==> 03-27: inputs <==
==> flow/design.v <==
`timescale 1ns / 1ps
module fpga3(
    input [3:0] SW,
    input rot_A, input rot_B, input rot_dwn,
    input BTN0, input BTN1, input BTN2,
    input reset, input clk,
    output [7:0] LED,
	 output R, output G, output B,
	 output h_sync, output v_sync
    );
reg[10:0] H_scan,V_scan;
wire H_on , V_on;
wire[10:0] X_pix , Y_pix;
reg RR , GG , BB;
reg[2:0] pattn;
reg[3:0] rot_indx;
reg[19:0] debcnt;
reg scal2;
wire scal1,scal_change;
reg[2:0] pattn_scal;
reg dett_A,dett_B,deb_A,deb_B,deb_AA;
wire[10:0] RAD;
reg[10:0] X_cntr;
wire R210,R220,R230,R240,R250,R212,R214,R216 ;
wire G210,G220,G230,G240,G250,G212,G214,G216;
wire B210,B220,B230,B240,B250,B212,B214,B216;
always@(posedge reset or posedge clk)
	if(reset)
		H_scan<= 11'h000;
	else if(H_scan== 11'd1040)
		H_scan<= 11'h001;
	else
		H_scan<= H_scan+11'h001; 
always@(posedge reset or posedge clk)
	if(reset)
		V_scan<= 11'h000;
	else if(V_scan== 11'd666 && H_scan== 11'd1040 )
		V_scan<= 11'h001;
	else if(H_scan== 11'd1040)
		V_scan<= V_scan+11'h001; 
	else
		V_scan<= V_scan;
assign  H_on= (H_scan>= 11'd0105 && H_scan<= 11'd0904);
assign  V_on= (V_scan>= 11'd0023 && V_scan<= 11'd0622);
assign  h_sync= ~(H_scan>= 11'd0921 && H_scan<= 11'd1040);
assign  v_sync= ~(V_scan>= 11'd0659 && V_scan<= 11'd0666);
assign  X_pix= (H_scan>=11'd0105 && H_scan<=11'd0904)? H_scan - 11'd0105 : 11'd0000;
assign  Y_pix= (V_scan>=11'd0023 && V_scan<=11'd0622)? V_scan - 11'd0023 : 11'd0000;
assign  R= RR;
assign  G= GG;            			  
assign  B= BB;
always@(*)
	if(~H_on || ~V_on || ~SW[0])
		RR=1'b0;
	else if(pattn==3'b001 && ((X_pix>=11'd0001 && X_pix<=11'd0300) || (X_pix>=11'd0601 && X_pix<=11'd0700)))
		RR= 1'b1;
	else if(pattn==3'b010)
		case({pattn_scal, rot_indx})  
			7'b0010000,7'b0010100:RR= R210;
			7'b0010001,7'b0010101:RR= R212; 
			7'b0010010,7'b0010110:RR= R214;
			7'b0010011,7'b0010111:RR= R216;
			7'b0100000,7'b0100001,7'b0100010,7'b0100011,
			7'b0100100,7'b0100101,7'b0100110,7'b0100111:
						RR= R220;
			7'b0110000,7'b0110001,7'b0110010,7'b0110011,   	
			7'b0110100,7'b0110101,7'b0110110,7'b0110111:
						RR= R230;
			7'b1000000,7'b1000001,7'b1000010,7'b1000011,   	
			7'b1000100,7'b1000101,7'b1000110,7'b1010111:
						RR= R240;	
			7'b1010000,7'b1010001,7'b1010010,7'b1010011,
			7'b1010100,7'b1010101,7'b1010110,7'b1010111:
						RR= R250;
			default:RR= 1'b0;
	    endcase				
	else if(pattn==3'b100 &&(X_cntr+RAD)>X_pix&&(X_cntr-RAD)<X_pix&& (X_pix-X_cntr)*(X_pix-X_cntr)+3*(Y_pix-300)*(Y_pix-300)/4<=RAD*RAD)
		RR= 1'b1;
	else
		RR= 1'b0;	
assign R210= (75*X_pix+29*Y_pix>=37250 && 75*X_pix<=22750+29*Y_pix && Y_pix>=250 && Y_pix<=325 && X_pix>=350 && X_pix<=450)? 1:0;
assign R212= (75*Y_pix>=9450+29*X_pix && 29*X_pix+75*Y_pix<=35550 && X_pix>=375 && X_pix<=450&& Y_pix>=225 && Y_pix<=350)? 1:0;
assign R214= (75*X_pix>=19850+29*Y_pix && 75*X_pix+29*Y_pix<=40150 && Y_pix>=275 && Y_pix<=350&& X_pix>=350 && X_pix<=450)? 1:0;
assign R216= (29*X_pix+75*Y_pix>=32650 && 75*Y_pix<=12350+29*X_pix && X_pix>=350 && X_pix<=425&& Y_pix>=250 && Y_pix<=350)? 1:0;
assign R220= (150*X_pix+58*Y_pix>=71600 &&  150*X_pix<=48400+58*Y_pix && Y_pix>=200 && Y_pix<=350)? 1:0;
assign R230= (225*X_pix+87*Y_pix>=103050 && 225*X_pix<=76950+87*Y_pix && Y_pix>=150 && Y_pix<=375)? 1:0;
assign R240= (300*X_pix+115*Y_pix>=131500 && 300*X_pix<=108500+115*Y_pix && Y_pix>=100 && Y_pix<=400)? 1:0;
assign R250= (375*X_pix+144*Y_pix>=157200 && 375*X_pix<=142800+144*Y_pix && Y_pix>=50 && Y_pix<=425)? 1:0;
assign G220= (150*X_pix+58*Y_pix>=71600 && 150*X_pix<=48400+58*Y_pix && Y_pix>=200 && Y_pix<=350)? 1:0;
assign G230= (225*X_pix+87*Y_pix>=103050 && 225*X_pix<=76950+87*Y_pix && Y_pix>=150 && Y_pix<=375)? 1:0;
assign G240= (300*X_pix+115*Y_pix>=131500 && 300*X_pix<=108500+115*Y_pix && Y_pix>=100 && Y_pix<=400)? 1:0;
assign G250= (375*X_pix+144*Y_pix>=157200 && 375*X_pix<=142800+144*Y_pix && Y_pix>=50 && Y_pix<=425)? 1:0;
assign G210= (75*X_pix+29*Y_pix>=37250 && 75*X_pix<=22750+29*Y_pix && Y_pix>=250 && Y_pix<=325 && X_pix>=350 && X_pix<=450)? 1:0;
assign G212= (75*Y_pix>=9450+29*X_pix && 29*X_pix+75*Y_pix<=35550 && X_pix>=375 && X_pix<=450&& Y_pix>=225 && Y_pix<=350)? 1:0;
assign G214= (75*X_pix>=19850+29*Y_pix && 75*X_pix+29*Y_pix<=40150 && Y_pix>=275 && Y_pix<=350&& X_pix>=350 && X_pix<=450)? 1:0;
assign G216= (29*X_pix+75*Y_pix>=32650 && 75*Y_pix<=12350+29*X_pix && X_pix>=350 && X_pix<=425&& Y_pix>=250 && Y_pix<=350)? 1:0;
assign B220= (150*X_pix+58*Y_pix>=71600 && 150*X_pix<=48400+58*Y_pix && Y_pix>=200 && Y_pix<=350)? 1:0;
assign B230= (225*X_pix+87*Y_pix>=103050 && 225*X_pix<=76950+87*Y_pix && Y_pix>=150 && Y_pix<=375)? 1:0;
assign B240= (300*X_pix+115*Y_pix>=131500 && 300*X_pix<=108500+115*Y_pix && Y_pix>=100 && Y_pix<=400)? 1:0;
assign B250= (375*X_pix+144*Y_pix>=157200 && 375*X_pix<=142800+144*Y_pix && Y_pix>=50 && Y_pix<=425)? 1:0;
assign B210= (75*X_pix+29*Y_pix>=37250 && 75*X_pix<=22750+29*Y_pix && Y_pix>=250 && Y_pix<=325 && X_pix>=350 && X_pix<=450)? 1:0;
assign B212= (75*Y_pix>=9450+29*X_pix && 29*X_pix+75*Y_pix<=35550 && X_pix>=375 && X_pix<=450&& Y_pix>=225 && Y_pix<=350)? 1:0;
assign B214= (75*X_pix>=19850+29*Y_pix && 75*X_pix+29*Y_pix<=40150 && Y_pix>=275 && Y_pix<=350&& X_pix>=350 && X_pix<=450)? 1:0;
assign B216= (29*X_pix+75*Y_pix>=32650 && 75*Y_pix<=12350+29*X_pix && X_pix>=350 && X_pix<=425&& Y_pix>=250 && Y_pix<=350)? 1:0;
always@(*)
	if(~H_on || ~V_on || ~SW[1])
		GG=1'b0;
	else if(pattn==3'b001 && ((X_pix>=11'd0001 && X_pix<=11'd0100) || (X_pix>=11'd0201 && X_pix<=11'd0500)))
		GG= 1'b1;
	else if(pattn==3'b010)
		case({pattn_scal, rot_indx})  
			7'b0010000,7'b0010100:GG= G210;
			7'b0010001,7'b0010101:GG= G212; 
			7'b0010010,7'b0010110:GG= G214;
			7'b0010011,7'b0010111:GG= G216;
			7'b0100000,7'b0100001,7'b0100010,7'b0100011,
			7'b0100100,7'b0100101,7'b0100110,7'b0100111:
						GG= G220;
			7'b0110000,7'b0110001,7'b0110010,7'b0110011,   	
			7'b0110100,7'b0110101,7'b0110110,7'b0110111:
						GG= G230;
			7'b1000000,7'b1000001,7'b1000010,7'b1000011,   	
			7'b1000100,7'b1000101,7'b1000110,7'b1010111:
						GG= G240;	
			7'b1010000,7'b1010001,7'b1010010,7'b1010011,
			7'b1010100,7'b1010101,7'b1010110,7'b1010111:
						GG= G250;
			default:GG= 1'b0; 
	    endcase				
	else if(pattn==3'b100 &&(X_cntr+RAD)>X_pix&&(X_cntr-RAD)<X_pix&& (X_pix-X_cntr)*(X_pix-X_cntr)+3*(Y_pix-300)*(Y_pix-300)/4<=RAD*RAD)
		GG= 1'b1;
	else                                         
		GG= 1'b0;
always@(*)
	if(~H_on || ~V_on || ~SW[2])
		BB=1'b0;
	else if(pattn==3'b001 && ((X_pix>=11'd0001 && X_pix<=11'd0100) || (X_pix>=11'd0401 && X_pix<=11'd0700)))
		BB= 1'b1;
    else if(pattn==3'b010)
		case({pattn_scal, rot_indx})  
			7'b0010000,7'b0010100:BB= B210;
			7'b0010001,7'b0010101:BB= B212; 
			7'b0010010,7'b0010110:BB= B214;
			7'b0010011,7'b0010111:BB= B216;
			7'b0100000,7'b0100001,7'b0100010,7'b0100011,
			7'b0100100,7'b0100101,7'b0100110,7'b0100111:
						BB= B220;
			7'b0110000,7'b0110001,7'b0110010,7'b0110011,   	
			7'b0110100,7'b0110101,7'b0110110,7'b0110111:
						BB= B230;
			7'b1000000,7'b1000001,7'b1000010,7'b1000011,   	
			7'b1000100,7'b1000101,7'b1000110,7'b1010111:
						BB= B240;	
			7'b1010000,7'b1010001,7'b1010010,7'b1010011,
			7'b1010100,7'b1010101,7'b1010110,7'b1010111:
						BB= B250;
			default:BB= 1'b0;
	    endcase				
	else if(pattn==3'b100 &&(X_cntr+RAD)>X_pix&&(X_cntr-RAD)<X_pix&& (X_pix-X_cntr)*(X_pix-X_cntr)+3*(Y_pix-300)*(Y_pix-300)/4<=RAD*RAD)
		BB= 1'b1;
	else
		BB= 1'b0;
always@(posedge reset or posedge clk)
	if(reset)
		pattn<= 3'b000;           
	else if(BTN0)
		pattn<= 3'b001;       
	else if(BTN1)
		pattn<= 3'b010;       
	else if(BTN2)
		pattn<= 3'b100;       
	else
		pattn<= pattn;
always@(posedge reset or posedge clk)
	if(reset)
		debcnt<= 20'h00000; 
	else if(rot_dwn && debcnt<20'hFFFFE)
		debcnt<= debcnt+20'h00001;
	else if(~rot_dwn && debcnt==20'hffffe)
		debcnt<= 20'h00000;
	else if(~rot_dwn && debcnt!=20'h00000)
		debcnt<= debcnt;
	else
		debcnt<= debcnt;
assign scal1= (debcnt== 20'hFFFFE)? 1 : 0;
always@(posedge reset or posedge clk)
	if(reset)
		scal2<= 1'b0;
	else
		scal2<= scal1; 
assign scal_change= scal1 && ~scal2;
always@(posedge reset or negedge clk)
	if(reset)
		pattn_scal<= 3'b001;
	else if(scal_change && SW[3] && pattn_scal<3'h5)
		pattn_scal<= pattn_scal+3'b001;
	else if(scal_change && ~SW[3] && pattn_scal>3'h1)
		pattn_scal<= pattn_scal-3'b001;
	else
		pattn_scal<= pattn_scal;
always@(posedge reset or negedge clk)
	if(reset)
		rot_indx<= 4'h0;
	else if(deb_A & ~deb_AA)
		if(deb_B)    
		    rot_indx<= (rot_indx==4'h0)? 4'h7 : rot_indx- 4'h1;
		else
			rot_indx<= (rot_indx==4'h7)? 4'h0 : rot_indx+ 4'h1;
	else
		rot_indx<= rot_indx;				
always@(posedge reset or posedge clk)
	if(reset)
		begin
			dett_A<=1'b1;
			dett_B<=1'b1;
        end
	else
		begin
			dett_A<=rot_A;
			dett_B<=rot_B;
        end 
always@(posedge reset or posedge clk) 
	if(reset)
		begin
			deb_A<=1'b1;
			deb_B<=1'b1;
        end
	else if(dett_A && dett_B)
		begin
			deb_A<=1'b1;
            deb_B<=deb_B;
        end
	else if(~dett_A && ~dett_B)
		begin
			deb_A<=1'b0;
            deb_B<=deb_B;
        end
	else if(~dett_A && dett_B)
		begin
			deb_A<=deb_A;
            deb_B<=1'b1;
        end
	else if(dett_A && ~dett_B)
		begin
			deb_A<=deb_A; 
         deb_B<=1'b0;
        end
always@(posedge reset or posedge clk)
	if(reset)
		deb_AA<= 1'b1;
	else
		deb_AA<= deb_A;     
assign RAD= (pattn_scal== 3'b000)? 11'd000 :
            (pattn_scal== 3'b001)? 11'd050 :
				(pattn_scal== 3'b010)? 11'd100 :
				(pattn_scal== 3'b011)? 11'd150 :
				(pattn_scal== 3'b100)? 11'd200 :
				(pattn_scal== 3'b101)? 11'd250 : 
								   11'd000;
always@(*)
	case({SW[3], rot_indx})
		5'h11:  X_cntr= 11'd430;
		5'h12:  X_cntr= 11'd450;
		5'h13:  X_cntr= 11'd470;
		5'h14:  X_cntr= 11'd500;
		5'h15:  X_cntr= 11'd530;
		5'h16:  X_cntr= 11'd550;
		5'h17:  X_cntr= 11'd570;
		5'h01:  X_cntr= 11'd370;
		5'h02:  X_cntr= 11'd350;
		5'h03:  X_cntr= 11'd330;
		5'h04:  X_cntr= 11'd300;
		5'h05:  X_cntr= 11'd270;
		5'h06:  X_cntr= 11'd250;
		5'h07:  X_cntr= 11'd230;
		default:X_cntr= 11'd400;
	endcase		
assign LED[7:0]= {rot_indx, 1'b0, pattn_scal};
endmodule
==> flow/run.sh <==
#!/bin/bash
# the make line also repeats each setting of config.mk as NAME=value (left out here)
make -C /OpenROAD-flow-scripts/flow DESIGN_CONFIG=/design/flow/config.mk WORK_HOME=/design/flow/orfs CLKGATE_MAP_FILE= finish
==> flow/config.mk <==
export PLATFORM = sky130hd
export DESIGN_NAME = fpga3
export DESIGN_NICKNAME = fpga3
export VERILOG_FILES = /design/flow/design.v
export SDC_FILE = /design/flow/constraint.sdc
export NUM_CORES = 4
export LEC_CHECK = 0
export ABC_AREA = 1
export CAP_MARGIN = 5
export CORE_ASPECT_RATIO = 0.9
export CORE_MARGIN = 2
export CORE_UTILIZATION = 72
export CTS_CLUSTER_DIAMETER = 233
export MAX_ROUTING_LAYER = met4
export PLACE_DENSITY = 0.63
export SETUP_SLACK_MARGIN = 3.13
export SLEW_MARGIN = 20
==> flow/constraint.sdc <==
create_clock -name core_clock -period 26.9 [get_ports {clk}]
set_input_delay 5.3800 -clock core_clock [delete_from_list [all_inputs] [get_ports {clk}]]
set_output_delay 5.3800 -clock core_clock [all_outputs]
set_load 0.01 [all_outputs]
==> 08-15: changes against 03-27 <==
- CAP_MARGIN: 5 -> 20
- CTS_CLUSTER_DIAMETER: 233 -> 249
- PLACE_DENSITY: 0.63 -> not set
- PLACE_DENSITY_LB_ADDON: not set -> 0.02
- SETUP_SLACK_MARGIN: 3.13 -> 2.04
- TNS_END_PERCENT: not set -> 40
==> 08-23: changes against 03-27 <==
- ABC_AREA: 1 -> not set
- CAP_MARGIN: 5 -> 20
- CORE_ASPECT_RATIO: 0.9 -> not set
- CTS_CLUSTER_DIAMETER: 233 -> not set
- CTS_CLUSTER_SIZE: not set -> 50
- MAX_ROUTING_LAYER: met4 -> not set
- PLACE_DENSITY: 0.63 -> not set
- PLACE_DENSITY_LB_ADDON: not set -> 0.01
- SETUP_SLACK_MARGIN: 3.13 -> 4.75
==> flow/constraint.sdc (replaced) <==
create_clock -name core_clock -period 16.8 [get_ports {clk}]
set_input_delay 3.3600 -clock core_clock [delete_from_list [all_inputs] [get_ports {clk}]]
set_output_delay 3.3600 -clock core_clock [all_outputs]
set_load 0.01 [all_outputs]
==> results <==
| quantity | 03-27 | 08-15 | 08-23 |
|---|---|---|---|
| Met2 Routed Length | 62.4 mm | 61.5 mm | 61.3 mm |
| Slowest CP cell | sky130_fd_sc_hd__fa_1 | sky130_fd_sc_hd__fa_2 | sky130_fd_sc_hd__fa_2 |
| Post-synthesis instance total | 6227 | 6227 | 5183 |
| Status | complete, but fails checks | complete, but fails checks | complete, but fails checks |
| Layout check failures | negative setup slack | negative setup slack | negative setup slack |
| Signal buf overhead | 0.0538 | 0.0520 | 0.102 |
| Met2 layer usage reported by global route | 0.718 | 0.698 | 0.718 |
| Peak fanout along the critical path | 7 | 7 | 15 |
| Initial antenna violation count | 3 | 2 | 2 |
| Post-detailed-route wirelength per cell | 18.8 µm | 18.6 µm | 20.0 µm |
| Iteration tally of the first detailed-router pass | 10 | 6 | 6 |
| Adder-Cell Fraction of Synth Area | 0.464 | 0.464 | 0.482 |
| Final core utilization | 0.795 | 0.795 | 0.832 |
| Fin cells | 7326 | 7317 | 6520 |
| Worst endpoint data arrival time | 22.79 ns | 23.07 ns | 18.51 ns |
| Post-route cell area | 48500 µm² | 48500 µm² | 48900 µm² |
| HPWL Detailed | 116 mm | 113 mm | 110 mm |
